$ cat design.v
`timescale 1ns / 1ps
module fir_filter
#(
    parameter NUM_ELEMENTS = 7
)
(
    input clk,
    input rst,
    input [ 7 : 0 ] weight_data,
    input [ 2 : 0 ] weight_idx,
    input weight_valid,
    output weight_ready,
    input [ 7 : 0 ] input_data,
    input input_valid,
    output input_ready,
    output [ 15 : 0 ] output_data,
    input output_ready,
    output output_valid
);
    assign weight_ready = 1;
    assign input_ready = 1;
    assign output_valid = 1;
    reg [7:0] weights [NUM_ELEMENTS-1:0];
    reg [7:0] values [NUM_ELEMENTS-1:0];
    integer i;
    always@(posedge clk)begin
        if (rst)begin
            for (i = 0; i< NUM_ELEMENTS; i = i+1)
                weights[i] = 0;
        end else if (weight_valid)
            weights[weight_idx] = weight_data;
        for (i = NUM_ELEMENTS-1; i> 0; i=i-1)begin
            values[i] <= rst?0:values[i-1];
        end
        values[0] <= rst?0:input_data;
    end
    wire [15:0] intermediate_sums [NUM_ELEMENTS-1:0];
    assign output_data = intermediate_sums[NUM_ELEMENTS-1];  
    generate
        genvar j;
        for (j = 0; j<NUM_ELEMENTS; j=j+1)begin:summation
            assign intermediate_sums[j] = (j?intermediate_sums[j-1]:0) + values[j]*weights[j];
        end
    endgenerate
endmodule
$ cat run.sh
#!/bin/bash
# the make line also repeats each setting of config.mk as NAME=value (left out here)
make -C /OpenROAD-flow-scripts/flow DESIGN_CONFIG=/design/flow/config.mk WORK_HOME=/design/flow/orfs CLKGATE_MAP_FILE= finish
$ cat config.mk
export PLATFORM = sky130hd
export DESIGN_NAME = fir_filter
export DESIGN_NICKNAME = fir_filter
export VERILOG_FILES = /design/flow/design.v
export SDC_FILE = /design/flow/constraint.sdc
export NUM_CORES = 4
export LEC_CHECK = 0
export CAP_MARGIN = 30
export CORE_MARGIN = 2
export CORE_UTILIZATION = 67
export SLEW_MARGIN = 20
$ cat constraint.sdc
create_clock -name core_clock -period 7.8 [get_ports {clk}]
set_input_delay 1.5600 -clock core_clock [delete_from_list [all_inputs] [get_ports {clk}]]
set_output_delay 1.5600 -clock core_clock [all_outputs]
set_load 0.01 [all_outputs]
==> results of run 1 <==
[layout make-up]
class	instances	area (um2)
clock buffers	10	229
clock inverters	6	76.3
fillers	1934	6080
inverters	503	1890
multi-input cells	1238	14300
flip-flops and latches	112	2730
well taps	378	473
repair buffers	239	1870
[through the flow]
| step | util [%] | TNS, ns | hold WS (ns) | cell area [um2] | worst slack (ns) |
|---|---|---|---|---|---|
| 2_1_floorplan | - | -0.577 | 0.500 | 18800 | -0.242 |
| 6_report | 78.0 | -9.48 | 0.620 | 21500 | -1.21 |
| 4_1_cts | 77.4 | -9.01 | 0.610 | 21400 | -1.22 |
| 5_1_grt | 78.0 | -11.66 | 0.645 | 21500 | -1.43 |
| 3_3_place_gp | 75.6 | -8.32 | 0.580 | 20900 | -1.14 |
| 3_5_place_dp | 75.6 | -9.12 | 0.597 | 20900 | -1.20 |
[per-layer routing]
metal  GRT usage (%)  vias to the layer above
li1                -                     5853
met1            46.5                     6562
met2            55.8                      419
met3            6.08                       97
met4            15.4                        0
met5               0                        -
[what timing repair did]
item	4_1_cts	5_1_grt
buffers inserted	20	8
pin swaps	17	35
resized	79	34
setup endpoints to repair	13	13
==> impl_metrics.json, run 1 <==
{
  "r2r-end": "values[1][4]$_SDFF_PP0_",
  "met2_length_mm": 22.0,
  "async_reset_ff_share_pct": 0,
  "ir_worst_vdd_v": 0.000285,
  "cp.required_ns": 6.24,
  "top_area_cell": "fa_1",
  "totalWireLength_mm": 46.2,
  "power.group.top": "combinational logic",
  "synthTopCellsByCount": "inv_1 (503), fa_1 (401), and2_1 (302)",
  "adder_share_pct": 55.2,
  "io_buffer_count": 37,
  "grt.overflow.total": 0,
  "ys_sh_xor_pct": 1.45,
  "critPathMostFrequentCell": "fa_1",
  "place_inst": 2443,
  "first_iter_violations": 859,
  "io_pins": 43,
  "p_total_mw": 3.40,
  "aoi_share_pct": 1.04,
  "post-route-min-period_ns": 9.01,
  "critPathMaxFanout": 6,
  "synth_cell_type_count": 32,
  "area_leaders": "fa_1 (43%), ha_1 (12%), and2_1 (10%), inv_1 (10%), edfxtp_1 (7.7%)",
  "avgSynthCellArea_um2": 9.98,
  "ys_chip_area_um2": 18700,
  "ys_ff": 112,
  "crit_type": "reg -> out",
  "arrival_ns": 7.45,
  "slew_viol_final": 0,
  "so.violations": "negative setup slack",
  "worst_pin_slew_ns": 0.704,
  "routed_via_density": 5.20,
  "r2r_cells": 2,
  "drc_errors": 0,
  "hpwl_mm": 39.6,
  "power-per-cell-area_nw_per_um2": 158,
  "clock-sinks": 112,
  "dr_total_vias": 12900,
  "routed-wl-met3_mm": 2.88,
  "cts_inserted_buffers": 9,
  "reg2reg_slack_ns": 6.52,
  "p_switching_mw": 1.44,
  "synthSimpleGateAreaFrac_pct": 16.7,
  "critPathBufInv": 7,
  "top_area_share_pct": 42.9,
  "most_common_cell": "inv_1",
  "warning_count": 33,
  "grt_max_degree": 52,
  "die_x_um": 171,
  "cell_internal_pwr_mw": 1.96,
  "seq_power_share_pct": 19.9,
  "synthCells": 1875,
  "core_area_um2": 27600,
  "edf_count": 48,
  "relSlewSlack_pct": 52.9,
  "dieArea_um2": 29300,
  "track_usage_pct": 34.7,
  "crit_chain": "buf_6 -> and2_4 -> fa_1 -> fa_1 -> fa_1 -> inv_2 -> fa_1 -> fa_1 -> inv_2 -> fa_1 -> fa_1 -> inv_1 -> fa_1 -> inv_2 -> fa_1 -> ha_4 -> a21o_1 -> a21oi_2 -> o21ai_2 -> a31o_1 -> a311oi_2 -> buf_4 -> xnor2_2 -> buf_2",
  "ys_seq_share_pct": 14.6,
  "ff_type": "dfxtp_1",
  "syn_area_um2": 18700,
  "grt_pass1_vias": 14200,
  "combPwrFrac_pct": 65.0,
  "startpoint": "weights[4][4]$_SDFFCE_PN0P_",
  "hold_violations": 0,
  "pwr-share-clk_pct": 15.1,
  "clk_pin_slew_ns": 0.08,
  "comb_cell_power_mw": 2.21,
  "wl_met1_mm": 19.1,
  "antenna_found_initial": 0,
  "ant_nets": 0,
  "setup_viol": 12,
  "power_leakage_nw": 11.2,
  "ys_cells": 1875,
  "ys_warn_count": 2,
  "startpoint_type": "flip-flop",
  "dr.pass1.iters": 5,
  "pwr.group.clock_uw": 512,
  "crit_path_top_delay_cell": "fa_1",
  "cap_violations": 0,
  "synthToLayoutAreaGrowth_pct": 15.2,
  "die_y_um": 171,
  "grt_pass1_wl_mm": 75.0,
  "fin_worst_skew_ns": 0.00525,
  "ys_sh_mux_pct": 0.428,
  "r2r_start": "values[0][4]$_SDFF_PP0_",
  "top_layer_used": "met4",
  "grt_setup_unrepaired": "yes",
  "clkLatencyLatePin_ns": 0.38,
  "cts_hold_buf": 0,
  "hp-class": "reg -> reg",
  "slowest_delay_ns": 0.55,
  "fmax_mhz": 111,
  "cts-root-buf": "clkbuf_16",
  "fp_util_pct": 67.7,
  "run_status": "complete, but fails checks",
  "crit_end": "output_data[14]",
  "synth.logic.top_family": "adder cells",
  "p_seq_uw": 678,
  "min_from": "values[1][1]$_SDFF_PP0_",
  "end_kind": "output port",
  "finalClockPeriodUsage_pct": 115,
  "placementRows": 61,
  "cts_buffer_depth": 2,
  "critPathTopFamily": "adder cells",
  "path_depth": 24,
  "cts_tree": "built",
  "final_nets": 2711,
  "gp_congestion": 0.897,
  "wl_per_cell_um": 18.6,
  "htree_levels": 3,
  "final_cells": 2486,
  "antenna_cells": 0,
  "swShare_pct": 42.4,
  "timing.final.ws_setup_ns": -1.21,
  "hold-path-endpoint": "values[2][1]$_SDFF_PP0_",
  "min_path_cells": 1
}
==> run 2: changes to the inputs <==
Settings changed: CAP_MARGIN 30 to 20, CORE_ASPECT_RATIO set to 1.43, CORE_UTILIZATION 67 to 57, CTS_CLUSTER_DIAMETER set to 261, CTS_CLUSTER_SIZE set to 88, GPL_TIMING_DRIVEN set to 0, HOLD_SLACK_MARGIN set to -0.02, MIN_ROUTING_LAYER set to met2, PLACE_DENSITY_LB_ADDON set to 0.25, SETUP_SLACK_MARGIN set to 3.51.
Clock period 7.8 ns to 13.8 ns, I/O delays scaled along.
==> run 2 against run 1 <==
Now clean on timing, DRC and antenna. Global-route usage rose by 8.8 points. First-iteration DRC count increased to 3.6 times the previous value. Synthesized area stayed put. Largest power group unchanged.
==> impl_metrics.json, run 2 <==
{
  "run_status": "no timing/DRC/antenna violations",
  "aoi_share_pct": 1.04,
  "p_switching_uw": 824,
  "fin_area_um2": 20700,
  "dr.pass1.iters": 8,
  "place_area_um2": 19600,
  "hpwl_mm": 39.5,
  "top_area_cell": "fa_1",
  "most_common_cell": "inv_1",
  "ys_ff": 112,
  "dr_total_vias": 16900,
  "ys_warn_count": 2,
  "cts_hold_buf": 0,
  "track_usage_pct": 43.5,
  "cap_violations": 0,
  "critPathMaxFanout": 5,
  "placementRows": 79,
  "first_iter_violations": 3119,
  "slowest_delay_ns": 0.57,
  "clock-sinks": 112,
  "critPathTopFamily": "adder cells",
  "power.group.top": "combinational logic",
  "fmax_mhz": 95.7,
  "ys_cells": 1875,
  "ys_chip_area_um2": 18700,
  "grt_max_degree": 21,
  "worst_hold_slack_ns": 0.571,
  "adder_share_pct": 55.2,
  "cell_internal_pwr_mw": 1.10,
  "ys_seq_share_pct": 14.6,
  "cp.required_ns": 11.04,
  "power-per-cell-area_nw_per_um2": 93.0,
  "fin_worst_skew_ns": 0.0171,
  "seq_power_share_pct": 20.3,
  "io_buffer_count": 36,
  "ir_worst_vdd_v": 0.000230,
  "avgSynthCellArea_um2": 9.98,
  "top_area_share_pct": 42.9,
  "r2r_start": "values[1][4]$_SDFF_PP0_",
  "edf_count": 48,
  "synth_cell_type_count": 32,
  "path_depth": 24,
  "swShare_pct": 42.8,
  "combPwrFrac_pct": 63.2,
  "ys_sh_xor_pct": 1.45,
  "grt.overflow.total": 0,
  "totalWireLength_mm": 48.0,
  "area_leaders": "fa_1 (43%), ha_1 (12%), and2_1 (10%), inv_1 (10%), edfxtp_1 (7.7%)",
  "grt_pass1_wl_mm": 75.2,
  "timing.final.ws_setup_ns": 3.35,
  "final_nets": 2591,
  "comb_area_um2": 14200,
  "fillCellCount": 2728,
  "critPathBufInv": 6,
  "cts_inserted_buffers": 9,
  "wl_per_cell_um": 20.0,
  "clkLatencyLatePin_ns": 0.38,
  "crit_end": "output_data[15]",
  "startpoint": "weights[3][3]$_SDFFCE_PN0P_",
  "pwr-share-clk_pct": 16.5,
  "die_y_um": 221,
  "cts_buffer_depth": 2,
  "warning_count": 30,
  "core_area_um2": 32400,
  "die_x_um": 155,
  "synthToLayoutAreaGrowth_pct": 10.5,
  "power_leakage_nw": 10.5,
  "r2r-end": "values[2][4]$_SDFF_PP0_",
  "antenna_found_initial": 0,
  "hold-path-endpoint": "values[4][3]$_SDFF_PP0_",
  "async_reset_ff_share_pct": 0,
  "place_inst": 2318,
  "finalClockPeriodUsage_pct": 75.7,
  "io_pins": 43,
  "hold_violations": 0,
  "min_from": "values[3][3]$_SDFF_PP0_",
  "worst_pin_slew_ns": 1.06,
  "dieArea_um2": 34300,
  "synthSimpleGateAreaFrac_pct": 16.7,
  "crit_path_top_delay_cell": "fa_1",
  "synthCells": 1875,
  "gp_congestion": 0.954,
  "reg2reg_slack_ns": 12.91,
  "p_seq_uw": 391,
  "fp_util_pct": 57.7,
  "htree_levels": 3,
  "grt_setup_unrepaired": "yes",
  "pre_cts_ws_ns": 2.69,
  "hp-class": "reg -> reg",
  "flop_area_um2": 2770,
  "ant_nets": 0,
  "ys_sh_mux_pct": 0.428,
  "grt_pass1_vias": 19700,
  "comb_cell_power_mw": 1.22,
  "routed_via_density": 7.06,
  "synthTopCellsByCount": "inv_1 (503), fa_1 (401), and2_1 (302)",
  "drc_errors": 0,
  "ff_type": "dfxtp_1",
  "synth.logic.top_family": "adder cells",
  "arrival_ns": 7.69,
  "cts_tree": "built",
  "r2r_cells": 1,
  "relSlewSlack_pct": 29.2,
  "cts-root-buf": "clkbuf_16",
  "slew_viol_final": 0,
  "setup_viol": 0,
  "clk_pin_slew_ns": 0.09,
  "crit_chain": "buf_4 -> and2_1 -> fa_1 -> inv_1 -> fa_1 -> fa_1 -> inv_1 -> fa_1 -> fa_1 -> fa_1 -> fa_2 -> fa_1 -> inv_2 -> fa_1 -> inv_2 -> ha_4 -> a21o_1 -> a21o_1 -> a21oi_2 -> o21ai_2 -> o41ai_4 -> o21ai_2 -> xnor2_2 -> buf_2",
  "post-route-min-period_ns": 10.45,
  "end_kind": "output port",
  "finalSetupTns_ns": 0,
  "syn_area_um2": 18700,
  "final_cells": 2397,
  "min_path_cells": 1,
  "critPathMostFrequentCell": "fa_1",
  "pwr.group.clock_uw": 318,
  "crit_type": "reg -> out",
  "startpoint_type": "flip-flop"
}
-- run 2: repair_timing --
item | CTS | global route
pin swaps | 17 | 50
gates resized | 61 | 70
endpoints found under the setup margin | 8 | 9
buffers inserted | 23 | 36
-- run 2: metal layers --
metal	vias to the layer above	global-route usage, %	routed length, um
met3	639	52.3	16700
met5	-	14.4	399
met2	4269	55.2	25100
li1	5601	-	-
met4	14	11.4	5790
met1	6404	-	0
-- run 2: cell type report --
type	count	area share [%]
multi-input combinational	1238	68.9
sequential	112	13.4
inverter	503	9.13
timing repair buffer	95	3.85
tap	405	2.45
clock buffer	9	1.09
buffer	24	0.623
clock inverter	7	0.526
antenna	4	0.0484
-- run 2: through the flow --
step | utilization [%] | power (mW)
finish | 63.8 | 1.92
global route | 63.8 | 2.04
global placement | 60.4 | 1.39
floorplan | - | 1.00
CTS | 62.4 | 1.78
detailed placement | 60.4 | 1.41
==> run 3: changes to the inputs <==
Settings changed: ABC_AREA set to 0, CELL_PAD_IN_SITES_GLOBAL_PLACEMENT set to 1, CORE_ASPECT_RATIO 1.43 to 0.53, CORE_UTILIZATION 57 to 65, CTS_CLUSTER_DIAMETER 261 to 87, CTS_CLUSTER_SIZE 88 to not set, GPL_ROUTABILITY_DRIVEN set to 1, GPL_TIMING_DRIVEN 0 to 1, HOLD_SLACK_MARGIN -0.02 to not set, MIN_ROUTING_LAYER met2 to met1, PLACE_DENSITY_LB_ADDON 0.25 to not set, SETUP_SLACK_MARGIN 3.51 to -0.15, TNS_END_PERCENT set to 10.
Clock period 13.8 ns to 9.14 ns, I/O delays scaled along.
==> run 3 against run 2 <==
The layout now fails its checks (negative setup slack). Die size decreased by 12%. Register-to-register slack got worse by 5.0 ns. Power increased by 48%. Final cell count increased by 2.0%. Largest power group unchanged. Highest routed layer unchanged.
==> impl_metrics.json, run 3 <==
{
  "slowest_delay_ns": 0.55,
  "startpoint_type": "flip-flop",
  "synthToLayoutAreaGrowth_pct": 12.9,
  "seq_power_share_pct": 20.7,
  "so.violations": "negative setup slack",
  "io_buffer_count": 37,
  "p_seq_uw": 589,
  "synth.logic.top_family": "adder cells",
  "ys_sh_mux_pct": 0.428,
  "cts_inserted_buffers": 9,
  "critPathBufInv": 8,
  "grt_max_degree": 72,
  "top_area_share_pct": 42.9,
  "adder_share_pct": 55.2,
  "p_switching_mw": 1.22,
  "ys_sh_xor_pct": 1.45,
  "worst_pin_slew_ns": 0.969,
  "critPathMostFrequentCell": "fa_1",
  "dr_total_vias": 12800,
  "syn_area_um2": 18700,
  "worst_hold_slack_ns": 0.562,
  "path_depth": 26,
  "wl_per_cell_um": 20.1,
  "flop_area_um2": 2730,
  "grt_pass1_wl_mm": 78.8,
  "critPathMaxFanout": 5,
  "crit_path_top_delay_cell": "edfxtp_1",
  "startpoint": "weights[0][5]$_SDFFCE_PN0P_",
  "grt_pass1_vias": 13700,
  "power.group.top": "combinational logic",
  "top_area_cell": "fa_1",
  "fillCellCount": 2094,
  "fin_worst_skew_ns": 0.00933,
  "finalSetupTns_ns": -0.680,
  "clk_pin_slew_ns": 0.10,
  "pwr.group.clock_uw": 455,
  "reg2reg_slack_ns": 7.95,
  "htree_levels": 3,
  "fp_util_pct": 65.8,
  "fmax_mhz": 106,
  "ys_chip_area_um2": 18700,
  "min_from": "values[5][6]$_SDFF_PP0_",
  "run_status": "complete, but fails checks",
  "first_iter_violations": 974,
  "critPathTopFamily": "adder cells",
  "relSlewSlack_pct": 35.4,
  "timing.final.ws_setup_ns": -0.254,
  "drc_errors": 0,
  "cts_hold_buf": 0,
  "min_path_cells": 1,
  "placementRows": 45,
  "post-route-min-period_ns": 9.39,
  "warning_count": 32,
  "ys_ff": 112,
  "most_common_cell": "inv_1",
  "pwr-share-clk_pct": 16.0,
  "track_usage_pct": 35.7,
  "r2r_cells": 2,
  "grt_setup_unrepaired": "yes",
  "ys_cells": 1875,
  "comb_cell_power_mw": 1.80,
  "crit_end": "output_data[15]",
  "arrival_ns": 7.57,
  "edf_count": 48,
  "finalClockPeriodUsage_pct": 103,
  "grt.overflow.total": 0,
  "comb_area_um2": 14100,
  "async_reset_ff_share_pct": 0,
  "ff_type": "dfxtp_1",
  "hold_violations": 0,
  "power_leakage_nw": 11.0,
  "end_kind": "output port",
  "synthTopCellsByCount": "inv_1 (503), fa_1 (401), and2_1 (302)",
  "ys_warn_count": 2,
  "antenna_found_initial": 0,
  "hpwl_mm": 43.0,
  "routed-wl-met3_mm": 5.05,
  "ir_worst_vdd_v": 0.000310,
  "cts_tree": "built",
  "met2_length_mm": 18.9,
  "final_core_util_pct": 74.3,
  "die_y_um": 128,
  "ys_seq_share_pct": 14.6,
  "setup_viol": 4,
  "dr.pass1.iters": 5,
  "clock-sinks": 112,
  "swShare_pct": 43.1,
  "p_total_mw": 2.84,
  "synthCells": 1875,
  "area_leaders": "fa_1 (43%), ha_1 (12%), and2_1 (10%), inv_1 (10%), edfxtp_1 (7.7%)",
  "final_nets": 2670,
  "aoi_share_pct": 1.04,
  "synthSimpleGateAreaFrac_pct": 16.7,
  "power-per-cell-area_nw_per_um2": 134,
  "wl_met1_mm": 24.3,
  "ant_nets": 0,
  "cts-root-buf": "clkbuf_16",
  "io_pins": 43,
  "die_x_um": 237,
  "cts_buffer_depth": 2,
  "cell_internal_pwr_mw": 1.62,
  "routed_via_density": 5.25,
  "slew_viol_final": 0,
  "crit_type": "reg -> out",
  "r2r-end": "values[1][2]$_SDFF_PP0_",
  "combPwrFrac_pct": 63.2,
  "synth_cell_type_count": 32,
  "hp-class": "reg -> reg",
  "dieArea_um2": 30200,
  "core_area_um2": 28400,
  "top_layer_used": "met5",
  "gp_congestion": 0.915,
  "clkLatencyLatePin_ns": 0.40,
  "cap_violations": 0,
  "avgSynthCellArea_um2": 9.98,
  "r2r_start": "values[0][2]$_SDFF_PP0_",
  "totalWireLength_mm": 49.2,
  "hold-path-endpoint": "values[6][6]$_SDFF_PP0_",
  "cp.required_ns": 7.31
}
[run 3: what timing repair did]
action	in CTS	in global routing
hold endpoints to repair	0	0
endpoints found under the setup margin	7	9
resized	30	35
pin swaps	8	19
setup buffers	3	1
[run 3: routing by layer]
layer | up-vias | global-route usage [%]
met5 | - | 0
met2 | 533 | 47.3
met1 | 6476 | 58.6
met4 | 2 | 6.48
met3 | 53 | 9.79
li1 | 5771 | -
[run 3: stage by stage]
step,area [um2],cells,setup WS [ns]
2_1_floorplan,18700,1877,0.653
3_3_place_gp,20600,2423,-0.251
3_5_place_dp,20600,2423,-0.269
4_1_cts,21000,2442,-0.253
5_1_grt,21100,2443,-0.520
6_report,21100,2444,-0.254
[run 3: layout make-up]
class                      instances  area share, %
clock inverter                     7          0.456
clock buffer                       9           1.07
multi-input combinational       1238           66.9
timing repair buffer             198           7.48
antenna                            1         0.0118
tap                              376           2.23
sequential                       112           12.9
inverter                         503           8.94
==> run 4: changes to the inputs <==
Settings changed: ABC_AREA 0 to not set, CELL_PAD_IN_SITES_GLOBAL_PLACEMENT 1 to 2, CORE_ASPECT_RATIO 0.53 to 1.06, CORE_UTILIZATION 65 to 40, CTS_CLUSTER_DIAMETER 87 to 393, CTS_CLUSTER_SIZE set to 98, GPL_ROUTABILITY_DRIVEN 1 to not set, GPL_TIMING_DRIVEN 1 to not set, MIN_ROUTING_LAYER met1 to not set, PLACE_DENSITY set to 0.42, SETUP_SLACK_MARGIN -0.15 to not set, TNS_END_PERCENT 10 to 5.
Clock period 9.14 ns to 13.0 ns, I/O delays scaled along.
==> run 4 against run 3 <==
Now clean on timing, DRC and antenna. Critical path type unchanged. Largest cell class unchanged. Power decreased by 36%. Global-route usage is 12 points lower. Worst hold slack gained 0.050 ns. Clock power fell by about 30%. Utilization fell by 31 points. Final cell count increased by 3.6%. Non-clock buffer count is 159 lower. First-iteration DRC count is 44% lower. Combinational power down about 40%.
==> impl_metrics.json, run 4 <==
{
  "run_status": "no timing/DRC/antenna violations",
  "ys_cells": 1875,
  "gp_congestion": 0.769,
  "fmax_mhz": 87.8,
  "crit_end": "output_data[15]",
  "postCtsSetupRepairBufs": 0,
  "cts_inserted_buffers": 9,
  "hp-class": "reg -> reg",
  "syn_area_um2": 18700,
  "min_from": "values[2][1]$_SDFF_PP0_",
  "clock-sinks": 112,
  "p_switching_uw": 757,
  "finalClockPeriodUsage_pct": 87.6,
  "power.group.top": "combinational logic",
  "synthSimpleGateAreaFrac_pct": 16.7,
  "synthTopCellsByCount": "inv_1 (503), fa_1 (401), and2_1 (302)",
  "fillCellCount": 4603,
  "cts_buffer_depth": 2,
  "end_kind": "output port",
  "routed_via_density": 4.62,
  "cts_hold_buf": 0,
  "htree_levels": 3,
  "die_x_um": 214,
  "hpwl_mm": 44.8,
  "grt_setup_unrepaired": "no",
  "p_seq_uw": 423,
  "drc_errors": 0,
  "die_y_um": 227,
  "grt_pass1_vias": 13200,
  "cap_violations": 0,
  "path_depth": 24,
  "dr_total_vias": 11700,
  "cts-root-buf": "clkbuf_16",
  "placementRows": 81,
  "final_nets": 2511,
  "cts_tree": "built",
  "edf_count": 48,
  "worst_hold_slack_ns": 0.612,
  "synth_cell_type_count": 32,
  "grt_max_degree": 53,
  "wl_per_cell_um": 20.6,
  "warning_count": 30,
  "hold_violations": 0,
  "pwr.group.clock_uw": 318,
  "comb_cell_power_mw": 1.08,
  "slew_viol_final": 0,
  "slowest_delay_ns": 0.72,
  "combPwrFrac_pct": 59.4,
  "ys_ff": 112,
  "critPathBufInv": 7,
  "startpoint_type": "flip-flop",
  "ant_nets": 0,
  "synthToLayoutAreaGrowth_pct": 7.37,
  "ir_worst_vdd_v": 0.000191,
  "crit_path_top_delay_cell": "o41ai_2",
  "critPathMostFrequentCell": "fa_1",
  "post-route-min-period_ns": 11.39,
  "top_area_share_pct": 42.9,
  "first_iter_violations": 544,
  "setup_viol": 0,
  "flop_area_um2": 2720,
  "critPathTopFamily": "adder cells",
  "min_path_cells": 1,
  "clk_pin_slew_ns": 0.08,
  "ys_sh_xor_pct": 1.45,
  "r2r-end": "values[1][5]$_SDFF_PP0_",
  "io_buffer_count": 37,
  "track_usage_pct": 23.3,
  "final_core_util_pct": 43.6,
  "dr.pass1.iters": 7,
  "timing.final.ws_setup_ns": 1.61,
  "crit_chain": "and2_1 -> fa_1 -> inv_1 -> fa_1 -> inv_1 -> fa_1 -> fa_1 -> inv_1 -> fa_1 -> fa_1 -> inv_1 -> fa_1 -> fa_1 -> inv_1 -> fa_1 -> inv_1 -> ha_1 -> o21a_1 -> o21ai_0 -> a21oi_1 -> o41ai_2 -> o21ai_1 -> xnor2_1 -> clkdlybuf4s50_1",
  "ff_type": "dfxtp_1",
  "cell_internal_pwr_mw": 1.07,
  "finalSetupTns_ns": 0,
  "swShare_pct": 41.5,
  "fp_util_pct": 40.6,
  "io_pins": 43,
  "cp.required_ns": 10.40,
  "avgSynthCellArea_um2": 9.98,
  "hold-path-endpoint": "values[3][1]$_SDFF_PP0_",
  "comb_area_um2": 14000,
  "antenna_found_initial": 1,
  "r2r_cells": 1,
  "totalWireLength_mm": 52.2,
  "crit_type": "reg -> out",
  "ys_chip_area_um2": 18700,
  "r2r_start": "values[0][5]$_SDFF_PP0_",
  "synthCells": 1875,
  "arrival_ns": 8.79,
  "async_reset_ff_share_pct": 0,
  "pwr-share-clk_pct": 17.4,
  "critPathMaxFanout": 8,
  "pre_cts_ws_ns": 2.03,
  "fin_worst_skew_ns": 0.0103,
  "startpoint": "weights[0][5]$_SDFFCE_PN0P_",
  "seq_power_share_pct": 23.2,
  "clkLatencyLatePin_ns": 0.40,
  "relSlewSlack_pct": 48.3,
  "area_leaders": "fa_1 (43%), ha_1 (12%), and2_1 (10%), inv_1 (10%), edfxtp_1 (7.7%)",
  "ys_sh_mux_pct": 0.428,
  "cts_resized": 0,
  "top_area_cell": "fa_1",
  "worst_pin_slew_ns": 0.767,
  "ys_warn_count": 2,
  "ys_seq_share_pct": 14.6,
  "adder_share_pct": 55.2,
  "aoi_share_pct": 1.04,
  "power-per-cell-area_nw_per_um2": 90.8,
  "most_common_cell": "inv_1",
  "dieArea_um2": 48500,
  "core_area_um2": 46100,
  "power_leakage_nw": 10.1,
  "synth.logic.top_family": "adder cells",
  "grt.overflow.total": 0,
  "grt_pass1_wl_mm": 81.8,
  "reg2reg_slack_ns": 11.89
}
run 4: per-layer routing:
layer  track usage, %  up-vias  routed length [um]  share of wire (%)
met1             32.4     6002               24700                 47
met3             2.87       49                1690                3.2
met5                0        -                   0                  0
met4             7.99        0                1740                3.3
li1                 -     5455                   -                  -
met2             37.7      178               24000                 46
run 4: per-stage QoR:
step	std cells	total power, mW	instance area, um2
2_1_floorplan	1877	1.06	18700
3_3_place_gp	2514	1.53	19800
3_5_place_dp	2514	1.53	19800
4_1_cts	2530	1.86	20100
5_1_grt	2530	1.97	20100
6_report	2531	1.82	20100
run 4: final cells by class:
class	count	share of cell area [%]
multi-input combinational	1238	69.7
sequential	112	13.6
inverter	503	9.40
tap	622	3.87
timing repair buffer	39	1.89
clock buffer	11	1.26
clock inverter	5	0.305
antenna	1	0.0125
==> run 5: changes to the inputs <==
Settings changed: ABC_AREA set to 1, CAP_MARGIN 20 to 5, CELL_PAD_IN_SITES_GLOBAL_PLACEMENT 2 to 1, CORE_ASPECT_RATIO 1.06 to 0.69, CORE_MARGIN 2 to 7, CORE_UTILIZATION 40 to 39, CTS_CLUSTER_DIAMETER 393 to 276, CTS_CLUSTER_SIZE 98 to 77, GPL_ROUTABILITY_DRIVEN set to 1, GPL_TIMING_DRIVEN set to 1, HOLD_SLACK_MARGIN set to 0.14, MAX_ROUTING_LAYER set to met4, MIN_ROUTING_LAYER set to met2, PLACE_DENSITY 0.42 to not set, PLACE_DENSITY_LB_ADDON set to 0.13, SETUP_SLACK_MARGIN set to -1.32, TNS_END_PERCENT 5 to 10.
Clock period 13.0 ns to 20.3 ns, I/O delays scaled along.
==> run 5 against run 4 <==
Largest cell class unchanged. Still clean on timing, DRC and antenna. Final cell count rose by 19%. Sequential share of layout area fell by 0.49 points. Synthesized cell count rose by 29%. Largest power group unchanged. Die size rose by 18%. Critical path type unchanged.
==> impl_metrics.json, run 5 <==
{
  "power-per-cell-area_nw_per_um2": 61.0,
  "top_area_share_pct": 40.5,
  "timing.final.ws_setup_ns": 7.41,
  "track_usage_pct": 31.1,
  "wl_per_cell_um": 18.1,
  "swShare_pct": 48.0,
  "r2r_start": "values[0][5]$_SDFF_PP0_",
  "reg2reg_slack_ns": 19.06,
  "hp-class": "reg -> reg",
  "crit_end": "output_data[15]",
  "clk_pin_slew_ns": 0.10,
  "pwr-share-clk_pct": 16.0,
  "synth_cell_type_count": 35,
  "ys_ff": 112,
  "die_x_um": 285,
  "relSlewSlack_pct": 33.2,
  "ys_sh_xor_pct": 0.789,
  "arrival_ns": 8.83,
  "synthSimpleGateAreaFrac_pct": 12.9,
  "synth.logic.top_family": "adder cells",
  "antenna_cells": 0,
  "cell_internal_pwr_uw": 660,
  "grt_pass1_wl_mm": 87.6,
  "dr_total_vias": 18500,
  "ys_sh_mux_pct": 0,
  "clkLatencyLatePin_ns": 0.40,
  "finalClockPeriodUsage_pct": 63.5,
  "fmax_mhz": 77.6,
  "warning_count": 28,
  "power.group.top": "combinational logic",
  "startpoint_type": "flip-flop",
  "seq_power_share_pct": 22.3,
  "cts_hold_buf": 0,
  "worst_pin_slew_ns": 1.00,
  "adder_share_pct": 52.0,
  "combPwrFrac_pct": 61.7,
  "synthCells": 2424,
  "fin_worst_skew_ns": 0.0110,
  "io_buffer_count": 37,
  "slowest_delay_ns": 0.78,
  "ys_chip_area_um2": 19800,
  "postCtsSetupRepairBufs": 0,
  "grt.overflow.total": 0,
  "cts_buffer_depth": 2,
  "p_seq_uw": 283,
  "place_area_um2": 20500,
  "min_from": "values[3][4]$_SDFF_PP0_",
  "cts-root-buf": "clkbuf_16",
  "crit_path_top_delay_cell": "dfxtp_1",
  "grt_pass1_vias": 22700,
  "avgSynthCellArea_um2": 8.18,
  "most_common_cell": "inv_1",
  "end_kind": "output port",
  "setup_viol": 0,
  "first_iter_violations": 1924,
  "run_status": "no timing/DRC/antenna violations",
  "drc_errors": 0,
  "edf_count": 48,
  "grt_max_degree": 59,
  "aoi_share_pct": 1.24,
  "ys_warn_count": 2,
  "ys_seq_share_pct": 13.7,
  "power_leakage_nw": 12.7,
  "ir_worst_vdd_v": 0.000217,
  "hold-path-endpoint": "values[4][4]$_SDFF_PP0_",
  "io_pins": 43,
  "hpwl_mm": 45.3,
  "startpoint": "values[0][6]$_SDFF_PP0_",
  "place_inst": 3005,
  "final_cells": 3021,
  "clock-sinks": 112,
  "core_area_um2": 50100,
  "r2r_cells": 2,
  "top_area_cell": "fa_1",
  "finalSetupTns_ns": 0,
  "critPathTopFamily": "adder cells",
  "cts_resized": 0,
  "synthToLayoutAreaGrowth_pct": 5.12,
  "min_path_cells": 2,
  "crit_type": "reg -> out",
  "grt_setup_unrepaired": "no",
  "final_nets": 2959,
  "placementRows": 68,
  "die_y_um": 201,
  "dieArea_um2": 57500,
  "cp.required_ns": 16.24,
  "cts_inserted_buffers": 9,
  "area_leaders": "fa_1 (40%), inv_1 (17%), ha_1 (12%), nand2_1 (9.7%), edfxtp_1 (7.3%)",
  "path_depth": 25,
  "r2r-end": "values[1][5]$_SDFF_PP0_",
  "antenna_found_initial": 0,
  "worst_hold_slack_ns": 0.630,
  "htree_levels": 3,
  "syn_area_um2": 19800,
  "synthTopCellsByCount": "inv_1 (885), nand2_1 (512), fa_1 (401)",
  "post-route-min-period_ns": 12.89,
  "ys_cells": 2424,
  "pwr.group.clock_uw": 203,
  "ant_nets": 0,
  "comb_cell_power_uw": 784,
  "routed_via_density": 6.13,
  "cap_violations": 0,
  "pre_cts_ws_ns": 8.08,
  "totalWireLength_mm": 54.7,
  "fp_util_pct": 39.6,
  "dr.pass1.iters": 6,
  "critPathMaxFanout": 9,
  "async_reset_ff_share_pct": 0,
  "cts_tree": "built",
  "critPathMostFrequentCell": "fa_1",
  "critPathBufInv": 8,
  "slew_viol_final": 0,
  "gp_congestion": 0.912,
  "fin_area_um2": 20800,
  "hold_violations": 0,
  "p_switching_uw": 610,
  "ff_type": "dfxtp_1"
}
run 5: layout make-up:
| type | instances | area (um2) |
|---|---|---|
| clock inverters | 7 | 76.3 |
| clock buffers | 9 | 225 |
| fillers | 5124 | 29300 |
| well taps | 665 | 832 |
| inverters | 888 | 3330 |
| repair buffers | 38 | 373 |
| multi-input cells | 1302 | 13300 |
| flip-flops and latches | 112 | 2720 |
run 5: stage by stage:
| stage | power (mW) | utilization, % |
|---|---|---|
| 6_report | 1.27 | 41.6 |
| 5_1_grt | 1.38 | 41.6 |
| 4_1_cts | 1.25 | 41.6 |
| 3_5_place_dp | 1.04 | 41.0 |
| 3_3_place_gp | 1.04 | 41.0 |
| 2_1_floorplan | 0.716 | - |
run 5: layer usage:
metal / GRT usage [%] / vias up / part of all wire [%]
met2: 30.9 / 4711 / 47
met1: - / 7218 / 0
met4: 2.10 / 0 / 3.1
met3: 49.9 / 183 / 50
met5: - / - / 0
li1: - / 6415 / -
==> run 6: changes to the inputs <==
Settings changed: ABC_AREA 1 to not set, CAP_MARGIN 5 to 20, CELL_PAD_IN_SITES_DETAIL_PLACEMENT set to 2, CELL_PAD_IN_SITES_GLOBAL_PLACEMENT 1 to not set, CORE_ASPECT_RATIO 0.69 to not set, CORE_MARGIN 7 to 2, CORE_UTILIZATION 39 to 23, CTS_CLUSTER_DIAMETER 276 to not set, CTS_CLUSTER_SIZE 77 to not set, GPL_ROUTABILITY_DRIVEN 1 to not set, HOLD_SLACK_MARGIN 0.14 to not set, MAX_ROUTING_LAYER met4 to not set, MIN_ROUTING_LAYER met2 to met1, PLACE_DENSITY_LB_ADDON 0.13 to 0.28, SETUP_SLACK_MARGIN -1.32 to -1.19, TNS_END_PERCENT 10 to not set.
Clock period 20.3 ns to 13.9 ns, I/O delays scaled along.
==> run 6 against run 5 <==
Still clean. Wire length grew 2.0%. Final cell count shrank 1.8%. Clock power rose by about 40%.
==> impl_metrics.json, run 6 <==
{
  "antenna_cells": 0,
  "grt_max_degree": 56,
  "cts_buffer_depth": 2,
  "critPathMaxFanout": 9,
  "fillCellCount": 8943,
  "cts_inserted_buffers": 9,
  "reg2reg_slack_ns": 12.57,
  "hpwl_mm": 48.4,
  "slew_viol_final": 0,
  "clkLatencyLatePin_ns": 0.40,
  "seq_power_share_pct": 23.2,
  "power-per-cell-area_nw_per_um2": 83.1,
  "startpoint_type": "flip-flop",
  "synthTopCellsByCount": "inv_1 (503), fa_1 (401), and2_1 (302)",
  "syn_area_um2": 18700,
  "finalSetupTns_ns": 0,
  "clk_pin_slew_ns": 0.08,
  "dieArea_um2": 83600,
  "ys_seq_share_pct": 14.6,
  "area_leaders": "fa_1 (43%), ha_1 (12%), and2_1 (10%), inv_1 (10%), edfxtp_1 (7.7%)",
  "aoi_share_pct": 1.04,
  "run_status": "no timing/DRC/antenna violations",
  "synth_cell_type_count": 32,
  "crit_type": "reg -> out",
  "hold-path-endpoint": "values[4][2]$_SDFF_PP0_",
  "warning_count": 28,
  "synth.logic.top_family": "adder cells",
  "arrival_ns": 8.47,
  "fp_util_pct": 23.2,
  "adder_share_pct": 55.2,
  "power.group.top": "combinational logic",
  "cp.required_ns": 11.12,
  "core_area_um2": 80500,
  "ys_warn_count": 2,
  "clock-sinks": 112,
  "startpoint": "values[0][5]$_SDFF_PP0_",
  "ff_type": "dfxtp_1",
  "synthCells": 1875,
  "most_common_cell": "inv_1",
  "totalWireLength_mm": 55.7,
  "post-route-min-period_ns": 11.25,
  "power_leakage_nw": 10.1,
  "min_from": "values[3][2]$_SDFF_PP0_",
  "hp-class": "reg -> reg",
  "placementRows": 104,
  "crit_end": "output_data[15]",
  "die_x_um": 289,
  "pwr-share-clk_pct": 16.6,
  "finalClockPeriodUsage_pct": 80.9,
  "ys_cells": 1875,
  "critPathMostFrequentCell": "fa_1",
  "hold_violations": 0,
  "place_area_um2": 20300,
  "cts_tree": "built",
  "edf_count": 48,
  "final_nets": 2510,
  "grt_pass1_wl_mm": 89.3,
  "slowest_delay_ns": 0.73,
  "p_seq_uw": 397,
  "r2r-end": "values[1][5]$_SDFF_PP0_",
  "track_usage_pct": 14.3,
  "synthSimpleGateAreaFrac_pct": 16.7,
  "first_iter_violations": 410,
  "grt_pass1_vias": 15300,
  "cell_internal_pwr_uw": 972,
  "avgSynthCellArea_um2": 9.98,
  "dr_total_vias": 12200,
  "wl_per_cell_um": 18.8,
  "comb_area_um2": 14000,
  "ys_chip_area_um2": 18700,
  "critPathTopFamily": "adder cells",
  "flop_area_um2": 2720,
  "io_buffer_count": 37,
  "ys_sh_mux_pct": 0.428,
  "fin_area_um2": 20600,
  "end_kind": "output port",
  "dr.pass1.iters": 4,
  "htree_levels": 3,
  "path_depth": 26,
  "crit_path_top_delay_cell": "dfxtp_1",
  "ys_ff": 112,
  "async_reset_ff_share_pct": 0,
  "critPathBufInv": 8,
  "ys_sh_xor_pct": 1.45,
  "combPwrFrac_pct": 60.2,
  "pwr.group.clock_uw": 285,
  "drc_errors": 0,
  "min_path_cells": 1,
  "grt_setup_unrepaired": "no",
  "routed_via_density": 4.11,
  "ir_worst_vdd_v": 0.000158,
  "cts_hold_buf": 0,
  "comb_cell_power_mw": 1.03,
  "cap_violations": 0,
  "r2r_cells": 1,
  "grt.overflow.total": 0,
  "worst_pin_slew_ns": 0.794,
  "ant_nets": 0,
  "swShare_pct": 43.2,
  "antenna_found_initial": 0,
  "gp_congestion": 0.853,
  "postCtsSetupRepairBufs": 0,
  "top_area_cell": "fa_1",
  "synthToLayoutAreaGrowth_pct": 10.1,
  "die_y_um": 289,
  "setup_viol": 0,
  "top_area_share_pct": 42.9,
  "fmax_mhz": 88.9,
  "fin_worst_skew_ns": 0.00700,
  "cts-root-buf": "clkbuf_16",
  "p_switching_uw": 740,
  "cts_resized": 0,
  "relSlewSlack_pct": 46.7,
  "io_pins": 43,
  "r2r_start": "values[0][5]$_SDFF_PP0_"
}
[run 6: area by class of cell]
| class | instances | share of cell area (%) |
|---|---|---|
| well taps | 1060 | 6.44 |
| multi-input cells | 1238 | 68.0 |
| repair buffers | 38 | 1.81 |
| inverters | 503 | 9.17 |
| clock buffers | 12 | 1.20 |
| flip-flops and latches | 112 | 13.2 |
| clock inverters | 4 | 0.182 |
[run 6: through the flow]
| stage | utilization, % | instances | hold slack (ns) | power [mW] | setup slack, ns |
|---|---|---|---|---|---|
| global route | 25.6 | 2967 | 0.675 | 1.84 | 2.31 |
| finish | 25.6 | 2967 | 0.640 | 1.71 | 2.65 |
| global placement | 25.2 | 2951 | 0.617 | 1.39 | 3.34 |
| CTS | 25.6 | 2967 | 0.643 | 1.74 | 2.62 |
| floorplan | - | 1877 | 0.500 | 0.994 | 4.46 |
| detailed placement | 25.2 | 2951 | 0.627 | 1.44 | 3.10 |
[run 6: routing by layer]
| layer | up-vias | GRT usage [%] | part of all wire (%) |
|---|---|---|---|
| li1 | 5441 | - | - |
| met1 | 6592 | 17.0 | 42 |
| met2 | 99 | 26.9 | 54 |
| met3 | 51 | 1.39 | 1.4 |
| met4 | 0 | 4.38 | 2.7 |
| met5 | - | 0 | 0 |
==> run 7: changes to the inputs <==
Settings changed: CELL_PAD_IN_SITES_DETAIL_PLACEMENT 2 to not set, CELL_PAD_IN_SITES_GLOBAL_PLACEMENT set to 3, CORE_UTILIZATION 23 to 46, GPL_TIMING_DRIVEN 1 to 0, HOLD_SLACK_MARGIN set to 0.05, MAX_ROUTING_LAYER set to met4, PLACE_DENSITY_LB_ADDON 0.28 to 0.1, SETUP_SLACK_MARGIN -1.19 to 0.1.
Clock period 13.9 ns to 15.5 ns, I/O delays scaled along.
==> run 7 against run 6 <==
Non-clock buffer count is 22 higher. Critical path type unchanged. Count of clock-buffer cells in the layout shrank 3. Critical endpoint unchanged. First-iteration DRC count is 68% higher. Still clean on timing, DRC and antenna. Global-route usage up 12 points. Highest routed layer unchanged. Critical path depth fell by 1.
==> impl_metrics.json, run 7 <==
{
  "async_reset_ff_share_pct": 0,
  "cts_resized": 0,
  "dieArea_um2": 42300,
  "post-route-min-period_ns": 11.75,
  "run_status": "no timing/DRC/antenna violations",
  "synthSimpleGateAreaFrac_pct": 16.7,
  "clock-sinks": 112,
  "slew_viol_final": 0,
  "core_area_um2": 39900,
  "r2r-end": "values[1][5]$_SDFF_PP0_",
  "wl_per_cell_um": 19.7,
  "ff_type": "dfxtp_1",
  "end_kind": "output port",
  "swShare_pct": 41.9,
  "antenna_found_initial": 0,
  "clk_pin_slew_ns": 0.09,
  "cp.required_ns": 12.40,
  "crit_type": "reg -> out",
  "power.group.top": "combinational logic",
  "p_seq_uw": 351,
  "final_core_util_pct": 50.2,
  "warning_count": 28,
  "syn_area_um2": 18700,
  "cts-root-buf": "clkbuf_16",
  "synthToLayoutAreaGrowth_pct": 7.08,
  "critPathBufInv": 9,
  "critPathMostFrequentCell": "fa_1",
  "top_area_share_pct": 42.9,
  "ys_ff": 112,
  "arrival_ns": 8.65,
  "cts_inserted_buffers": 9,
  "startpoint_type": "flip-flop",
  "ys_sh_mux_pct": 0.428,
  "min_from": "values[3][1]$_SDFF_PP0_",
  "crit_path_top_delay_cell": "o41ai_2",
  "grt.overflow.total": 0,
  "critPathTopFamily": "adder cells",
  "ys_chip_area_um2": 18700,
  "cts_hold_buf": 0,
  "hp-class": "reg -> reg",
  "grt_use_met3_pct": 3.09,
  "dr_total_vias": 11800,
  "met1_usage_pct": 37.0,
  "pwr.group.clock_uw": 249,
  "worst_pin_slew_ns": 0.834,
  "area_leaders": "fa_1 (43%), ha_1 (12%), and2_1 (10%), inv_1 (10%), edfxtp_1 (7.7%)",
  "cell_internal_pwr_uw": 863,
  "totalWireLength_mm": 48.5,
  "seq_power_share_pct": 23.6,
  "ys_seq_share_pct": 14.6,
  "fmax_mhz": 85.1,
  "r2r_start": "values[0][5]$_SDFF_PP0_",
  "aoi_share_pct": 1.04,
  "io_pins": 43,
  "io_buffer_count": 36,
  "finalSetupTns_ns": 0,
  "die_y_um": 206,
  "final_nets": 2532,
  "power_leakage_nw": 10.1,
  "startpoint": "values[0][5]$_SDFF_PP0_",
  "gp_congestion": 0.861,
  "adder_share_pct": 55.2,
  "most_common_cell": "inv_1",
  "r2r_cells": 2,
  "pre_cts_ws_ns": 4.13,
  "grt_pass1_wl_mm": 77.5,
  "relSlewSlack_pct": 44.4,
  "slowest_delay_ns": 0.65,
  "grt_use_met2_pct": 39.9,
  "die_x_um": 206,
  "setup_viol": 0,
  "grt_setup_unrepaired": "no",
  "timing.final.ws_setup_ns": 3.75,
  "first_iter_violations": 688,
  "hold-path-endpoint": "values[4][1]$_SDFF_PP0_",
  "comb_cell_power_uw": 886,
  "ys_cells": 1875,
  "p_switching_uw": 623,
  "cts_buffer_depth": 2,
  "track_usage_pct": 26.1,
  "path_depth": 25,
  "ys_sh_xor_pct": 1.45,
  "cap_violations": 0,
  "grt-busiest-layer": "met2",
  "power-per-cell-area_nw_per_um2": 74.2,
  "synthCells": 1875,
  "drc_errors": 0,
  "htree_levels": 3,
  "worst_hold_slack_ns": 0.621,
  "placementRows": 73,
  "pwr-share-clk_pct": 16.7,
  "top_area_cell": "fa_1",
  "min_path_cells": 1,
  "crit_end": "output_data[15]",
  "ys_warn_count": 2,
  "finalClockPeriodUsage_pct": 75.8,
  "ant_nets": 0,
  "dr.pass1.iters": 5,
  "edf_count": 48,
  "synth_cell_type_count": 32,
  "critPathMaxFanout": 9,
  "cts_tree": "built",
  "hold_violations": 0,
  "ir_worst_vdd_v": 0.000183,
  "combPwrFrac_pct": 59.6,
  "avgSynthCellArea_um2": 9.98,
  "grt_pass1_vias": 12900,
  "hpwl_mm": 42.7,
  "grt_max_degree": 22,
  "postCtsSetupRepairBufs": 0,
  "routed_via_density": 4.82,
  "synth.logic.top_family": "adder cells",
  "reg2reg_slack_ns": 14.14,
  "synthTopCellsByCount": "inv_1 (503), fa_1 (401), and2_1 (302)",
  "fp_util_pct": 46.9,
  "fin_worst_skew_ns": 0.00804,
  "clkLatencyLatePin_ns": 0.38
}
[run 7: cell type report]
type | instances | area, um2
inverter | 503 | 1890
antenna | 1 | 2.50
buffer | 24 | 104
multi-input combinational | 1238 | 14000
clock buffer | 9 | 225
sequential | 112 | 2720
tap | 525 | 657
clock inverter | 7 | 72.6
fill | 3784 | 19900
timing repair buffer | 36 | 360
[run 7: routing by layer]
layer	vias to the layer above	part of all wire [%]
met1	6058	48
met3	51	3.8
li1	5499	-
met4	0	2.5
met5	-	0
met2	231	46
[run 7: stage by stage]
stage / cell area [um2] / instances / power (mW)
floorplan: 18700 / 1877 / 0.892
global placement: 19700 / 2438 / 1.25
detailed placement: 19700 / 2438 / 1.25
CTS: 20000 / 2454 / 1.50
global route: 20000 / 2454 / 1.61
finish: 20000 / 2455 / 1.49
==> run 8: changes to the inputs <==
Settings changed: CELL_PAD_IN_SITES_GLOBAL_PLACEMENT 3 to not set, CORE_UTILIZATION 46 to 66, CTS_CLUSTER_DIAMETER set to 29, GPL_TIMING_DRIVEN 0 to not set, HOLD_SLACK_MARGIN 0.05 to not set, MAX_ROUTING_LAYER met4 to not set, MIN_ROUTING_LAYER met1 to not set, PLACE_DENSITY_LB_ADDON 0.1 to not set, SETUP_SLACK_MARGIN 0.1 to 0.94.
Clock period 15.5 ns to 7.94 ns, I/O delays scaled along.
==> run 8 against run 7 <==
Worst setup slack worse by 4.9 ns. Sequential power is about 90% higher. Now fails the layout checks on negative setup slack. Die size is 30% lower. Via count is 9.1% higher. Final cell count is 1.6% higher. Count of clock-buffer cells in the layout is 1 higher. Highest routed layer unchanged. Flip-flop count stayed put. Synthesized cell count stayed put. Largest cell class unchanged.
==> impl_metrics.json, run 8 <==
{
  "synthTopCellsByCount": "inv_1 (503), fa_1 (401), and2_1 (302)",
  "run_status": "complete, but fails checks",
  "placementRows": 61,
  "io_pins": 43,
  "ys_chip_area_um2": 18700,
  "end_kind": "output port",
  "reg2reg_slack_ns": 6.70,
  "hpwl_mm": 39.8,
  "cts_buffer_depth": 2,
  "edf_count": 48,
  "startpoint_type": "flip-flop",
  "ir_worst_vdd_v": 0.000271,
  "min_path_cells": 1,
  "grt_pass1_vias": 14100,
  "dr.pass1.iters": 5,
  "crit_type": "reg -> out",
  "p_seq_uw": 667,
  "fp_util_pct": 67.2,
  "ys_warn_count": 2,
  "relSlewSlack_pct": 49.9,
  "clk_pin_slew_ns": 0.08,
  "finalClockPeriodUsage_pct": 114,
  "timing.final.ws_setup_ns": -1.14,
  "synthCells": 1875,
  "comb_cell_power_mw": 2.28,
  "startpoint": "weights[4][3]$_SDFFCE_PN0P_",
  "worst_pin_slew_ns": 0.751,
  "clkLatencyLatePin_ns": 0.37,
  "r2r-end": "values[1][1]$_SDFF_PP0_",
  "setup_viol": 11,
  "most_common_cell": "inv_1",
  "cts_inserted_buffers": 9,
  "hp-class": "reg -> reg",
  "ys_ff": 112,
  "critPathBufInv": 6,
  "cts_tree": "built",
  "min_from": "values[3][2]$_SDFF_PP0_",
  "dieArea_um2": 29700,
  "ys_seq_share_pct": 14.6,
  "routed_via_density": 5.18,
  "crit_path_top_delay_cell": "fa_1",
  "clock-sinks": 112,
  "top_area_share_pct": 42.9,
  "p_switching_mw": 1.47,
  "first_iter_violations": 694,
  "gp_congestion": 0.915,
  "so.violations": "negative setup slack",
  "wl_per_cell_um": 18.5,
  "fin_worst_skew_ns": 0.00678,
  "cap_violations": 0,
  "synth.logic.top_family": "adder cells",
  "post-route-min-period_ns": 9.08,
  "dr_total_vias": 12900,
  "top_area_cell": "fa_1",
  "grt_setup_unrepaired": "yes",
  "r2r_start": "values[0][1]$_SDFF_PP0_",
  "swShare_pct": 42.9,
  "totalWireLength_mm": 46.2,
  "synth_cell_type_count": 32,
  "warning_count": 33,
  "cell_internal_pwr_mw": 1.96,
  "async_reset_ff_share_pct": 0,
  "power-per-cell-area_nw_per_um2": 157,
  "ff_type": "dfxtp_1",
  "cts-root-buf": "clkbuf_16",
  "syn_area_um2": 18700,
  "crit_end": "output_data[14]",
  "hold_violations": 0,
  "power.group.top": "combinational logic",
  "area_leaders": "fa_1 (43%), ha_1 (12%), and2_1 (10%), inv_1 (10%), edfxtp_1 (7.7%)",
  "critPathTopFamily": "adder cells",
  "synthSimpleGateAreaFrac_pct": 16.7,
  "hold-path-endpoint": "values[4][2]$_SDFF_PP0_",
  "r2r_cells": 3,
  "critPathMaxFanout": 6,
  "grt.overflow.total": 0,
  "slew_viol_final": 0,
  "critPathMostFrequentCell": "fa_1",
  "fmax_mhz": 110,
  "fin_area_um2": 21900,
  "grt_pass1_wl_mm": 74.5,
  "io_buffer_count": 37,
  "arrival_ns": 7.49,
  "pwr-share-clk_pct": 14.0,
  "synthToLayoutAreaGrowth_pct": 16.8,
  "core_area_um2": 27900,
  "place_area_um2": 21000,
  "seq_power_share_pct": 19.5,
  "final_nets": 2719,
  "ant_nets": 0,
  "htree_levels": 3,
  "drc_errors": 0,
  "adder_share_pct": 55.2,
  "combPwrFrac_pct": 66.5,
  "antenna_cells": 0,
  "ys_sh_xor_pct": 1.45,
  "worst_hold_slack_ns": 0.583,
  "aoi_share_pct": 1.04,
  "crit_chain": "and2_1 -> fa_1 -> fa_1 -> fa_1 -> inv_2 -> fa_1 -> fa_1 -> inv_1 -> fa_1 -> fa_1 -> inv_1 -> fa_1 -> inv_1 -> fa_1 -> ha_4 -> a21o_1 -> a21oi_2 -> o21ai_2 -> a31o_1 -> a311oi_2 -> buf_4 -> xnor2_2 -> buf_2",
  "avgSynthCellArea_um2": 9.98,
  "power_leakage_nw": 11.2,
  "antenna_found_initial": 0,
  "pwr.group.clock_uw": 479,
  "ys_sh_mux_pct": 0.428,
  "grt_max_degree": 45,
  "track_usage_pct": 34.1,
  "die_y_um": 172,
  "slowest_delay_ns": 0.54,
  "cp.required_ns": 6.35,
  "die_x_um": 172,
  "path_depth": 23,
  "ys_cells": 1875
}
run 8: routing by layer:
metal	global-route usage, %	vias to the layer above	routed length, um
met3	4.83	66	2820
li1	-	5874	-
met5	0	-	0
met4	12.4	0	1800
met1	47.7	6603	19700
met2	54.9	376	22000
run 8: what timing repair did:
| action | in CTS | in global routing |
|---|---|---|
| gates resized | 104 | 46 |
| hold buffers | 0 | 0 |
| pin swaps | 40 | 49 |
| buffers inserted | 20 | 7 |
| hold endpoints to repair | 0 | 0 |
| endpoints found under the setup margin | 14 | 14 |
run 8: final cells by class:
type / instances / area, um2
flip-flops and latches: 112 / 2740
clock buffers: 10 / 229
repair buffers: 247 / 1940
inverters: 503 / 1890
fillers: 1906 / 6000
multi-input cells: 1238 / 14500
clock inverters: 6 / 60.1
well taps: 378 / 473
run 8: per-stage QoR:
| stage | util, % | setup slack (ns) | power, mW | TNS (ns) | cells |
|---|---|---|---|---|---|
| after floorplan | - | -0.129 | 1.93 | -0.247 | 1877 |
| after global placement | 75.3 | -1.33 | 2.78 | -8.09 | 2451 |
| after detailed placement | 75.3 | -1.36 | 2.83 | -8.55 | 2451 |
| after CTS | 77.5 | -1.08 | 3.26 | -7.55 | 2487 |
| after global routing | 78.4 | -1.30 | 3.68 | -10.02 | 2494 |
| final | 78.4 | -1.14 | 3.42 | -7.83 | 2494 |
==> run 9: changes to the inputs <==
Settings changed: CAP_MARGIN 20 to 25, CELL_PAD_IN_SITES_GLOBAL_PLACEMENT set to 0, CORE_UTILIZATION 66 to 21, CTS_CLUSTER_DIAMETER 29 to not set, GPL_ROUTABILITY_DRIVEN set to 1, MIN_ROUTING_LAYER set to met2, PLACE_DENSITY_LB_ADDON set to 0.26, SETUP_SLACK_MARGIN 0.94 to 1.56, TNS_END_PERCENT set to 85.
Clock period 7.94 ns to 8.4 ns, I/O delays scaled along.
==> run 9 against run 8 <==
The layout still fails its checks (negative setup slack). Synthesized area did not move. Sequential share of layout area is 0.58 points lower. Worst hold slack better by 0.067 ns. Worst setup slack gained 0.51 ns. Via count increased by 35%. Cell area is 5.1% higher. Wire length rose by 19%. Clock skew is 0.0030 ns higher. Register-to-register slack improved by 0.14 ns. Largest cell class unchanged. Largest power group unchanged.
==> impl_metrics.json, run 9 <==
{
  "run_status": "complete, but fails checks",
  "so.violations": "negative setup slack",
  "dr.pass1.iters": 8,
  "clock-sinks": 112,
  "slowest_delay_ns": 0.57,
  "p_seq_uw": 635,
  "place_inst": 3250,
  "critPathBufInv": 5,
  "power_leakage_nw": 11.3,
  "adder_share_pct": 55.2,
  "ys_cells": 1875,
  "cts_tree": "built",
  "drc_errors": 0,
  "grt_max_degree": 44,
  "crit_type": "reg -> out",
  "finalClockPeriodUsage_pct": 107,
  "cap_violations": 0,
  "area_leaders": "fa_1 (43%), ha_1 (12%), and2_1 (10%), inv_1 (10%), edfxtp_1 (7.7%)",
  "crit_end": "output_data[14]",
  "track_usage_pct": 19.1,
  "synthTopCellsByCount": "inv_1 (503), fa_1 (401), and2_1 (302)",
  "end_kind": "output port",
  "ys_chip_area_um2": 18700,
  "clk_pin_slew_ns": 0.09,
  "die_x_um": 302,
  "power.group.top": "combinational logic",
  "ys_ff": 112,
  "syn_area_um2": 18700,
  "cts-root-buf": "clkbuf_16",
  "cell_internal_pwr_mw": 1.88,
  "grt_pass1_wl_mm": 85.8,
  "swShare_pct": 43.1,
  "place_area_um2": 22100,
  "dr_total_vias": 17500,
  "worst_pin_slew_ns": 0.891,
  "clkLatencyLatePin_ns": 0.40,
  "ant_nets": 0,
  "wl_per_cell_um": 16.6,
  "arrival_ns": 7.34,
  "post-route-min-period_ns": 9.02,
  "timing.final.ws_setup_ns": -0.621,
  "top_area_share_pct": 42.9,
  "min_from": "weights[6][5]$_SDFFE_PP0P_",
  "relSlewSlack_pct": 40.5,
  "cts_hold_buf": 0,
  "r2r_start": "values[0][4]$_SDFF_PP0_",
  "io_pins": 43,
  "grt_pass1_vias": 21800,
  "edf_count": 48,
  "slew_viol_final": 0,
  "pwr-share-clk_pct": 14.0,
  "top_area_cell": "fa_1",
  "ff_type": "dfxtp_1",
  "final_nets": 2739,
  "dieArea_um2": 91500,
  "io_buffer_count": 37,
  "placementRows": 109,
  "core_area_um2": 88400,
  "die_y_um": 302,
  "ys_seq_share_pct": 14.6,
  "path_depth": 22,
  "min_path_cells": 2,
  "p_total_mw": 3.30,
  "synth_cell_type_count": 32,
  "final_cells": 3303,
  "critPathMostFrequentCell": "fa_1",
  "power-per-cell-area_nw_per_um2": 144,
  "avgSynthCellArea_um2": 9.98,
  "first_iter_violations": 1566,
  "synthToLayoutAreaGrowth_pct": 22.8,
  "startpoint_type": "flip-flop",
  "hold_violations": 0,
  "htree_levels": 3,
  "seq_power_share_pct": 19.2,
  "cp.required_ns": 6.72,
  "async_reset_ff_share_pct": 0,
  "pwr.group.clock_uw": 463,
  "cts_buffer_depth": 2,
  "synthCells": 1875,
  "grt.overflow.total": 0,
  "fmax_mhz": 111,
  "critPathMaxFanout": 7,
  "fp_util_pct": 21.2,
  "comb_cell_power_mw": 2.21,
  "ys_sh_xor_pct": 1.45,
  "gp_congestion": 0.912,
  "setup_viol": 9,
  "ys_warn_count": 2,
  "synth.logic.top_family": "adder cells",
  "aoi_share_pct": 1.04,
  "grt_setup_unrepaired": "yes",
  "worst_hold_slack_ns": 0.651,
  "reg2reg_slack_ns": 6.84,
  "ir_worst_vdd_v": 0.000658,
  "most_common_cell": "inv_1",
  "p_switching_mw": 1.42,
  "r2r_cells": 2,
  "hp-class": "reg -> reg",
  "fin_area_um2": 23000,
  "cts_inserted_buffers": 9,
  "hold-path-endpoint": "weights[6][5]$_SDFFE_PP0P_",
  "critPathTopFamily": "adder cells",
  "antenna_found_initial": 0,
  "warning_count": 32,
  "startpoint": "weights[4][3]$_SDFFCE_PN0P_",
  "routed_via_density": 5.29,
  "totalWireLength_mm": 54.9,
  "ys_sh_mux_pct": 0.428,
  "combPwrFrac_pct": 66.8,
  "crit_path_top_delay_cell": "fa_1",
  "r2r-end": "values[1][4]$_SDFF_PP0_",
  "hpwl_mm": 46.3,
  "fillCellCount": 9480,
  "crit_chain": "and2_4 -> fa_1 -> fa_1 -> fa_1 -> inv_1 -> fa_1 -> fa_1 -> inv_1 -> fa_1 -> fa_1 -> inv_1 -> fa_1 -> inv_1 -> fa_1 -> ha_4 -> a21o_1 -> a21oi_2 -> o21ai_2 -> a31o_1 -> a311oi_2 -> xnor2_1 -> buf_2",
  "fin_worst_skew_ns": 0.00979,
  "synthSimpleGateAreaFrac_pct": 16.7
}
==> run 9: cell type report <==
class / count / area [um2] / area share [%]
diodes: 2 / 5.00 / 0.0218
clock inverters: 6 / 51.3 / 0.223
multi-input cells: 1238 / 14500 / 63.0
well taps: 1165 / 1460 / 6.34
clock buffers: 10 / 229 / 0.997
repair buffers: 267 / 2130 / 9.27
inverters: 503 / 1890 / 8.22
flip-flops and latches: 112 / 2750 / 11.9
==> run 9: timing repair <==
action | 4_1_cts | 5_1_grt
resized | 105 | 69
endpoints found under the setup margin | 14 | 14
endpoints found under the hold margin | 0 | 0
pin swaps | 54 | 48
setup buffers | 15 | 20
==> run 9: routing by layer <==
metal | global-route usage [%] | share of wire (%) | vias up
met5 | 4.92 | 0.68 | -
met4 | 3.19 | 5.1 | 12
met3 | 27.2 | 43 | 220
met2 | 21.9 | 52 | 4663
met1 | - | 0 | 6696
li1 | - | - | 5891
==> run 9: per-stage QoR <==
stage	setup WS, ns	TNS [ns]	util (%)
floorplan	0.239	0	-
global placement	-0.618	-3.80	25.0
detailed placement	-0.659	-3.90	25.0
CTS	-0.610	-3.96	25.6
global route	-0.863	-5.98	26.0
finish	-0.621	-3.74	26.0
==> run 10: changes to the inputs <==
Settings changed: CAP_MARGIN 25 to 20, CELL_PAD_IN_SITES_GLOBAL_PLACEMENT 0 to 2, CORE_UTILIZATION 21 to 40, GPL_ROUTABILITY_DRIVEN 1 to not set, MIN_ROUTING_LAYER met2 to not set, PLACE_DENSITY_LB_ADDON 0.26 to not set, SETUP_SLACK_MARGIN 1.56 to 1.75, TNS_END_PERCENT 85 to not set.
Clock period 8.4 ns to 6.55 ns, I/O delays scaled along.
==> run 10 against run 9 <==
Still fails the layout checks on negative setup slack. Highest routed layer is now met4. Power increased by 29%. Wire length up 0.59%. Worst hold slack worse by 0.074 ns. Clock power up 32%. Synthesized area is the same. Critical path type unchanged. Largest power group unchanged. Sequential share of layout area up 0.15 points.
==> impl_metrics.json, run 10 <==
{
  "min_from": "values[1][4]$_SDFF_PP0_",
  "p_seq_uw": 806,
  "totalWireLength_mm": 55.2,
  "grt.overflow.total": 0,
  "cell_internal_pwr_mw": 2.46,
  "synthCells": 1875,
  "ys_cells": 1875,
  "first_iter_violations": 589,
  "p_total_mw": 4.25,
  "cts_tree": "built",
  "grt_pass1_vias": 13900,
  "die_y_um": 220,
  "pwr-share-clk_pct": 14.3,
  "slew_viol_final": 0,
  "fin_worst_skew_ns": 0.0143,
  "r2r_cells": 2,
  "arrival_ns": 7.68,
  "synth_cell_type_count": 32,
  "hold-path-endpoint": "values[2][4]$_SDFF_PP0_",
  "ys_seq_share_pct": 14.6,
  "crit_end": "output_data[15]",
  "track_usage_pct": 24.6,
  "critPathMostFrequentCell": "fa_1",
  "synth.logic.top_family": "adder cells",
  "adder_share_pct": 55.2,
  "end_kind": "output port",
  "grt_setup_unrepaired": "yes",
  "wl_per_cell_um": 20.0,
  "ff_type": "dfxtp_1",
  "so.violations": "negative setup slack",
  "startpoint_type": "flip-flop",
  "aoi_share_pct": 1.04,
  "synthTopCellsByCount": "inv_1 (503), fa_1 (401), and2_1 (302)",
  "swShare_pct": 42.2,
  "drc_errors": 0,
  "grt_max_degree": 37,
  "warning_count": 33,
  "combPwrFrac_pct": 66.7,
  "finalSetupTns_ns": -22.36,
  "r2r-end": "values[1][3]$_SDFF_PP0_",
  "io_pins": 43,
  "timing.final.ws_setup_ns": -2.44,
  "routed-wl-met3_mm": 1.61,
  "worst_pin_slew_ns": 0.841,
  "place_area_um2": 21500,
  "syn_area_um2": 18700,
  "clk_pin_slew_ns": 0.08,
  "async_reset_ff_share_pct": 0,
  "top_area_share_pct": 42.9,
  "hp-class": "reg -> reg",
  "htree_levels": 3,
  "ant_nets": 0,
  "crit_path_top_delay_cell": "fa_1",
  "critPathBufInv": 9,
  "gp_congestion": 0.830,
  "synthToLayoutAreaGrowth_pct": 21.0,
  "r2r_start": "values[0][3]$_SDFF_PP0_",
  "power_leakage_nw": 11.4,
  "crit_type": "reg -> out",
  "comb_cell_power_mw": 2.84,
  "cts_inserted_buffers": 9,
  "hold_violations": 0,
  "cts-root-buf": "clkbuf_16",
  "dieArea_um2": 48500,
  "area_leaders": "fa_1 (43%), ha_1 (12%), and2_1 (10%), inv_1 (10%), edfxtp_1 (7.7%)",
  "reg2reg_slack_ns": 5.39,
  "path_depth": 26,
  "cts_buffer_depth": 2,
  "fillCellCount": 4552,
  "top_area_cell": "fa_1",
  "setup_viol": 13,
  "finalClockPeriodUsage_pct": 137,
  "avgSynthCellArea_um2": 9.98,
  "dr.pass1.iters": 4,
  "dr_total_vias": 12600,
  "p_switching_mw": 1.79,
  "antenna_found_initial": 0,
  "edf_count": 48,
  "clkLatencyLatePin_ns": 0.40,
  "ys_warn_count": 2,
  "clock-sinks": 112,
  "seq_power_share_pct": 18.9,
  "pwr.group.clock_uw": 609,
  "startpoint": "weights[3][4]$_SDFFCE_PN0P_",
  "grt_pass1_wl_mm": 85.7,
  "ir_worst_vdd_v": 0.000468,
  "cap_violations": 0,
  "placementRows": 79,
  "power-per-cell-area_nw_per_um2": 188,
  "die_x_um": 220,
  "ys_sh_mux_pct": 0.428,
  "synthSimpleGateAreaFrac_pct": 16.7,
  "most_common_cell": "inv_1",
  "pre_cts_ws_ns": -2.47,
  "cp.required_ns": 5.24,
  "slowest_delay_ns": 0.57,
  "io_buffer_count": 37,
  "ys_chip_area_um2": 18700,
  "top_layer_used": "met4",
  "power.group.top": "combinational logic",
  "relSlewSlack_pct": 43.9,
  "critPathMaxFanout": 4,
  "critPathTopFamily": "adder cells",
  "hpwl_mm": 48.5,
  "fin_area_um2": 22600,
  "final_nets": 2761,
  "fmax_mhz": 111,
  "routed_via_density": 4.54,
  "ys_ff": 112,
  "ys_sh_xor_pct": 1.45,
  "fp_util_pct": 40.4,
  "met2_length_mm": 25.7,
  "run_status": "complete, but fails checks",
  "post-route-min-period_ns": 8.99,
  "wl_met1_mm": 26.7,
  "core_area_um2": 46400,
  "min_path_cells": 1
}
[run 10: layer usage]
metal	vias up	GRT usage, %
li1	5955	-
met4	0	5.93
met5	-	0
met2	161	38.8
met3	30	2.85
met1	6407	36.2
[run 10: timing repair]
action,4_1_cts,5_1_grt
gates cloned,0,0
pin swaps,82,59
buffers inserted,25,22
endpoints found under the setup margin,15,15
resized,140,60
hold buffers,0,0
[run 10: layout make-up]
class,instances,area (um2),share of cell area (%)
Sequential cell,112,2740,12.1
Timing Repair Buffer,289,2340,10.3
Inverter,503,1890,8.34
Clock inverter,6,60.1,0.265
Multi-Input combinational cell,1238,14600,64.6
Antenna cell,1,2.50,0.0111
Tap cell,607,759,3.36
Clock buffer,10,229,1.01
[run 10: through the flow]
step / hold WS, ns / instances / utilization (%)
after floorplan: 0.500 / 1877 / -
after global placement: 0.563 / 2702 / 46.4
after detailed placement: 0.557 / 2702 / 46.4
after CTS: 0.585 / 2743 / 48.0
after global routing: 0.584 / 2765 / 48.8
final: 0.577 / 2766 / 48.8
Power figures rest on the tool's default switching activity, not on a simulated workload.
